==> inputs of run a <==
==> flow/design.v (excerpt) <==
module comparator_latch #
(
  parameter n_to_response_time = -1038,
  parameter p_to_response_time = -1020,
  parameter const_response_time = 1285,
  parameter n_to_tau = -1248,
  parameter p_to_tau = 1037,
  parameter const_tau = 1042,
  parameter n_to_response_time_lh = -1752,
  parameter p_to_response_time_lh = -1006,
  parameter const_response_time_lh = 1185,
  parameter n_to_tau_lh = 1131,
  parameter p_to_tau_lh = -1115,
  parameter const_tau_lh = 1529
)
(
  input clk,
  input reset,
  input sys_clk,
  input [15-1:0] n,
  input [15-1:0] p,
  output [35-1:0] out
);
clock: 26.0 ns
lec_check: 0
abc_area: 1
cap_margin: 20
core_margin: 2
core_utilization: 40
cts_cluster_diameter: 100
cts_cluster_size: 99
hold_slack_margin: -0.1
place_density: 0.72
setup_slack_margin: -2.0
slew_margin: 20
tns_end_percent: 90
run.sh (not shown) runs the stock make flow with config.mk's settings and CLKGATE_MAP_FILE=.
==> run b: changes against run a <==
- ABC_AREA: 1 -> 0
- CAP_MARGIN: 20 -> 5
- CELL_PAD_IN_SITES_DETAIL_PLACEMENT: unset -> 2
- CORE_ASPECT_RATIO: unset -> 0.55
- CORE_MARGIN: 2 -> 7
- CTS_CLUSTER_DIAMETER: 100 -> 68
- CTS_CLUSTER_SIZE: 99 -> unset
- GPL_ROUTABILITY_DRIVEN: unset -> 0
- GPL_TIMING_DRIVEN: unset -> 0
- HOLD_SLACK_MARGIN: -0.1 -> unset
- MAX_ROUTING_LAYER: unset -> met4
- PLACE_DENSITY: 0.72 -> unset
- SETUP_SLACK_MARGIN: -2.0 -> unset
- TNS_END_PERCENT: 90 -> unset
==> qor summary <==
quantity	run b	run a
Die Y	287 um	382 um
Place WS	-2790 ps	1720 ps
Total of cells resized after clock tree synthesis	120	0
Number of post-CTS setup repair buffers	13	0
Fraction of synthesized area in multiplexers	0.0578%	0%
Post-placement cell area	57,200 um^2	60,200 um^2
Top cell area share	36.3%	34.3%
Core Util at FP	40.6%	40.4%
Gate Count Post-Synth	5,719	6,819
Number of placed cells counting well taps	7,559	8,768
Fa+ha+maj area frac	68.0%	64.2%
Run status	aborted with a tool error	finished clean
Stage where the flow stopped	global routing (5_1_grt)	-
Width of the die	510 um	382 um
Row count	99	138
Unique masters post-synth	84	59
Compound-Gate Fraction of Synth Area	7.97%	6.27%
Register share after synthesis	0.924%	0.874%
Die footprint	146,000 um^2	146,000 um^2
Avg Synthesized Cell Area	9.47 um^2	8.40 um^2
Final HPWL from detailed placement	225,000 um	124,000 um

* * *

==> 02-05: inputs <==
Starting RTL as in the previous note.
make LEC_CHECK=0 CAP_MARGIN=0 CORE_MARGIN=2 CORE_UTILIZATION=72 CTS_CLUSTER_DIAMETER=370 CTS_CLUSTER_SIZE=64 PLACE_DENSITY=0.36 SETUP_SLACK_MARGIN=3.72 SLEW_MARGIN=20 finish   # period 13.9 ns
==> 11-13: changes against 02-05 <==
==> flow/config.mk (replaced) <==
export PLATFORM = sky130hd
export DESIGN_NAME = comparator_latch
export DESIGN_NICKNAME = comparator_latch
export VERILOG_FILES = /design/flow/design.v
export SDC_FILE = /design/flow/constraint.sdc
export NUM_CORES = 4
export LEC_CHECK = 0
export ABC_AREA = 1
export CAP_MARGIN = 20
export CORE_ASPECT_RATIO = 1.42
export CORE_MARGIN = 2
export CORE_UTILIZATION = 72
export CTS_CLUSTER_DIAMETER = 211
export MAX_ROUTING_LAYER = met4
export PLACE_DENSITY_LB_ADDON = 0.01
export SETUP_SLACK_MARGIN = 1.05
export SLEW_MARGIN = 20
==> flow/constraint.sdc (replaced) <==
create_clock -name core_clock -period 18.7 [get_ports {clk}]
set_input_delay 3.7400 -clock core_clock [delete_from_list [all_inputs] [get_ports {clk}]]
set_output_delay 3.7400 -clock core_clock [all_outputs]
set_load 0.01 [all_outputs]
==> 01-18: changes against 02-05 <==
==> flow/config.mk (replaced) <==
export PLATFORM = sky130hd
export DESIGN_NAME = comparator_latch
export DESIGN_NICKNAME = comparator_latch
export VERILOG_FILES = /design/flow/design.v
export SDC_FILE = /design/flow/constraint.sdc
export NUM_CORES = 4
export LEC_CHECK = 0
export CAP_MARGIN = 20
export CORE_MARGIN = 2
export CORE_UTILIZATION = 17
export SLEW_MARGIN = 20
==> flow/constraint.sdc (replaced) <==
create_clock -name core_clock -period 24.8 [get_ports {clk}]
set_input_delay 4.9600 -clock core_clock [delete_from_list [all_inputs] [get_ports {clk}]]
set_output_delay 4.9600 -clock core_clock [all_outputs]
set_load 0.01 [all_outputs]
==> results.txt <==
Number of hold violations in the final report - 0
Post-Synthesis Cells - 5719
Vert. Die Dim - 568 microns
Result of the run - finished clean
Final number of max-transition violations - 0
Met2 Use GR - 13.5%
Headroom to the max-slew limit - 30.9%
XOR/XNOR Area Share - 5.28%
Drt first pass iters - 6
Kind of cell adding the most delay to the critical path - adder cells
Setup crit start kind - input port
Worst Path Buf+Inv - 12
Final critical delay including setup and external delays - 23.66 ns
DRC Markers - 0
Source of the figures above: 01-18

==> results.txt <==
Number of hold violations in the final report - 0
Met2 Use GR - 63.3%
XOR/XNOR Area Share - 5.28%
Causes of the layout check failure - negative setup slack
Headroom to the max-slew limit - 17.7%
PnR worst setup slack - -5.81 ns
Setup violations, final - 21
Result of the run - finished with violations
Final critical delay including setup and external delays - 19.71 ns
Drt first pass iters - 6
Vert. Die Dim - 278 microns
Final number of max-transition violations - 0
Source of the figures above: 02-05

==> results.txt <==
Half-perimeter wire length of the detailed placement result - 166 mm
Last stage - global routing (5_1_grt)
Post-Synthesis Cells - 6819
Total die size - 81900 sq um
Share of synthesized area occupied by flip-flops and latches - 0.874%
Met2 Use GR - 90.3%
Result of the run - stopped before the end
Post-Place Cells - 9053
Fraction of registers with async set/reset - 0%
Vert. Die Dim - 340 microns
Run-stopping error - [ERROR GRT-0116] Global routing finished with congestion. Check the congestion regions in the DRC Viewer.
XOR/XNOR Area Share - 4.08%
Source of the figures above: 11-13


* * *

==> inputs of 07-09 <==
comparator_latch again, from the RTL that the note above started with.
clock: 17.3 ns
lec_check: 0
abc_area: 1
cap_margin: 20
core_margin: 2
core_utilization: 71
cts_cluster_diameter: 344
cts_cluster_size: 52
max_routing_layer: met4
slew_margin: 20
==> 11-18: changes against 07-09 <==
Settings changed: ABC_AREA 1 to not set, CORE_UTILIZATION 71 to 40, CTS_CLUSTER_DIAMETER 344 to not set, CTS_CLUSTER_SIZE 52 to not set, MAX_ROUTING_LAYER met4 to not set.
==> flow/constraint.sdc (replaced) <==
create_clock -name core_clock -period 24.8 [get_ports {clk}]
set_input_delay 4.9600 -clock core_clock [delete_from_list [all_inputs] [get_ports {clk}]]
set_output_delay 4.9600 -clock core_clock [all_outputs]
set_load 0.01 [all_outputs]
==> 09-02: changes against 07-09 <==
Settings changed: CORE_ASPECT_RATIO set to 0.5, CTS_CLUSTER_DIAMETER 344 to 272, CTS_CLUSTER_SIZE 52 to 96, MAX_ROUTING_LAYER met4 to not set, PLACE_DENSITY set to 0.38.
==> flow/constraint.sdc (replaced) <==
create_clock -name core_clock -period 13.3 [get_ports {clk}]
set_input_delay 2.6600 -clock core_clock [delete_from_list [all_inputs] [get_ports {clk}]]
set_output_delay 2.6600 -clock core_clock [all_outputs]
set_load 0.01 [all_outputs]
==> results_tabular.tex <==
% Generated from flow reports
\begin{tabular}{lr}
\hline
Metric & Value \\
\hline
\multicolumn{2}{l}{\textbf{Status}} \\
Status & no timing/DRC/antenna violations \\
\multicolumn{2}{l}{\textbf{Timing}} \\
Max-slew violations & 0 \\
\multicolumn{2}{l}{\textbf{Synth}} \\
Area fraction in mux cells & 0.000578 \\
\multicolumn{2}{l}{\textbf{Worst setup path}} \\
Launch point of the worst path & n[2] \\
Slowest library cell on the worst path & sky130\_fd\_sc\_hd\_\_fa\_1 \\
\multicolumn{2}{l}{\textbf{Placement}} \\
Routability congestion estimate from global placement & 0.878 \\
\hline
\end{tabular}
[end of results for 11-18]
==> results_tabular.tex <==
% Generated from flow reports
\begin{tabular}{lr}
\hline
Metric & Value \\
\hline
\multicolumn{2}{l}{\textbf{Status}} \\
Layout check faults & setup timing \\
Status & finished with violations \\
\multicolumn{2}{l}{\textbf{Timing}} \\
Final Worst Setup Slack & -2.36 ns \\
Setup-violating endpoint count in the final report & 8 \\
\hline
\end{tabular}
[end of results for 07-09]
==> results_tabular.tex <==
% Implementation results table
\begin{tabular}{lr}
\hline
Metric & Value \\
\hline
\multicolumn{2}{l}{\textbf{Status}} \\
Status & did not finish \\
Last stage & 5\_1\_grt \\
Run Error & [ERROR GRT-0116] Global routing finished with congestion. Check the congestion regions in the DRC Viewer. \\
\multicolumn{2}{l}{\textbf{Placement}} \\
Routability congestion estimate from global placement & 1.02 \\
\multicolumn{2}{l}{\textbf{Synth}} \\
Area fraction in mux cells & 0 \\
\multicolumn{2}{l}{\textbf{CTS}} \\
Post-CTS Repair Setup Buffers & 152 \\
\hline
\end{tabular}
[end of results for 09-02]

* * *

==> trial 19 <==
comparator_latch again, from the RTL that the note above started with.
Settings: LEC_CHECK=0, ABC_AREA=0, CAP_MARGIN=20, CELL_PAD_IN_SITES_DETAIL_PLACEMENT=0, CORE_ASPECT_RATIO=0.61, CORE_MARGIN=10, CORE_UTILIZATION=58, CTS_CLUSTER_SIZE=66, GPL_TIMING_DRIVEN=1, MIN_ROUTING_LAYER=met1, SETUP_SLACK_MARGIN=1.73, SLEW_MARGIN=20; clock period 13.8 ns.
==> inputs of build 70, as changes to trial 19 <==
--- a/flow/config.mk
+++ b/flow/config.mk
@@ -10,9 +10,11 @@
 export CELL_PAD_IN_SITES_DETAIL_PLACEMENT = 0
 export CORE_ASPECT_RATIO = 0.61
-export CORE_MARGIN = 10
-export CORE_UTILIZATION = 58
+export CORE_MARGIN = 2
+export CORE_UTILIZATION = 72
 export CTS_CLUSTER_SIZE = 66
 export GPL_TIMING_DRIVEN = 1
+export MAX_ROUTING_LAYER = met4
 export MIN_ROUTING_LAYER = met1
+export PLACE_DENSITY_LB_ADDON = 0.07
 export SETUP_SLACK_MARGIN = 1.73
 export SLEW_MARGIN = 20
==> flow/constraint.sdc (replaced) <==
create_clock -name core_clock -period 20.9 [get_ports {clk}]
set_input_delay 4.1800 -clock core_clock [delete_from_list [all_inputs] [get_ports {clk}]]
set_output_delay 4.1800 -clock core_clock [all_outputs]
set_load 0.01 [all_outputs]
==> inputs of trial 80, as changes to trial 19 <==
==> flow/config.mk (replaced) <==
export PLATFORM = sky130hd
export DESIGN_NAME = comparator_latch
export DESIGN_NICKNAME = comparator_latch
export VERILOG_FILES = /design/flow/design.v
export SDC_FILE = /design/flow/constraint.sdc
export NUM_CORES = 4
export LEC_CHECK = 0
export ABC_AREA = 1
export CAP_MARGIN = 20
export CELL_PAD_IN_SITES_DETAIL_PLACEMENT = 0
export CORE_ASPECT_RATIO = 1.37
export CORE_MARGIN = 2
export CORE_UTILIZATION = 72
export CTS_CLUSTER_DIAMETER = 204
export CTS_CLUSTER_SIZE = 66
export GPL_TIMING_DRIVEN = 1
export MAX_ROUTING_LAYER = met4
export MIN_ROUTING_LAYER = met1
export PLACE_DENSITY_LB_ADDON = 0.01
export SETUP_SLACK_MARGIN = 0.25
export SLEW_MARGIN = 20
==> flow/constraint.sdc (replaced) <==
create_clock -name core_clock -period 17.0 [get_ports {clk}]
set_input_delay 3.4000 -clock core_clock [delete_from_list [all_inputs] [get_ports {clk}]]
set_output_delay 3.4000 -clock core_clock [all_outputs]
set_load 0.01 [all_outputs]
==> inputs of build 6, as changes to trial 19 <==
==> flow/config.mk (replaced) <==
export PLATFORM = sky130hd
export DESIGN_NAME = comparator_latch
export DESIGN_NICKNAME = comparator_latch
export VERILOG_FILES = /design/flow/design.v
export SDC_FILE = /design/flow/constraint.sdc
export NUM_CORES = 4
export LEC_CHECK = 0
export CAP_MARGIN = 20
export CORE_MARGIN = 2
export CORE_UTILIZATION = 71
export CTS_CLUSTER_DIAMETER = 103
export SLEW_MARGIN = 20
==> flow/constraint.sdc (replaced) <==
create_clock -name core_clock -period 19.6 [get_ports {clk}]
set_input_delay 3.9200 -clock core_clock [delete_from_list [all_inputs] [get_ports {clk}]]
set_output_delay 3.9200 -clock core_clock [all_outputs]
set_load 0.01 [all_outputs]
==> results <==
                                                                                   trial 19                              build 70                               build 6        trial 80
Capture point of the worst reg-to-reg path             state_cycle_counter[15]$_SDFFE_PP0P_  state_cycle_counter[15]$_SDFFE_PP0P_  state_cycle_counter[13]$_SDFFE_PP0P_               -
Mapped Area                                                                      0.0541 mm²                            0.0541 mm²                            0.0541 mm²      0.0573 mm²
Register area                                                                       500 µm²                               500 µm²                               500 µm²               -
WP depth                                                                                 73                                    73                                    70               -
Transition time at the pin with the least slew margin                               1.11 ns                              0.964 ns                              0.746 ns               -
Status                                                           complete, but fails checks            complete, but fails checks            complete, but fails checks  did not finish
Failing step                                                                              -                                     -                                     -  global routing
Violated checks                                                        negative setup slack                  negative setup slack                  negative setup slack               -
Vertical die dimension                                                               259 µm                                218 µm                                280 µm          334 µm
Hold Crit Depth                                                                           1                                     1                                     1               -
Placeable Area                                                                   0.0925 mm²                            0.0744 mm²                            0.0757 mm²      0.0792 mm²
Placement Rows                                                                           87                                    78                                   101             121
Maximum single-stage delay on the critical path                                     0.66 ns                               0.63 ns                               0.65 ns               -
Number of cell instances after yosys synthesis                                         5719                                  5719                                  5719            6819
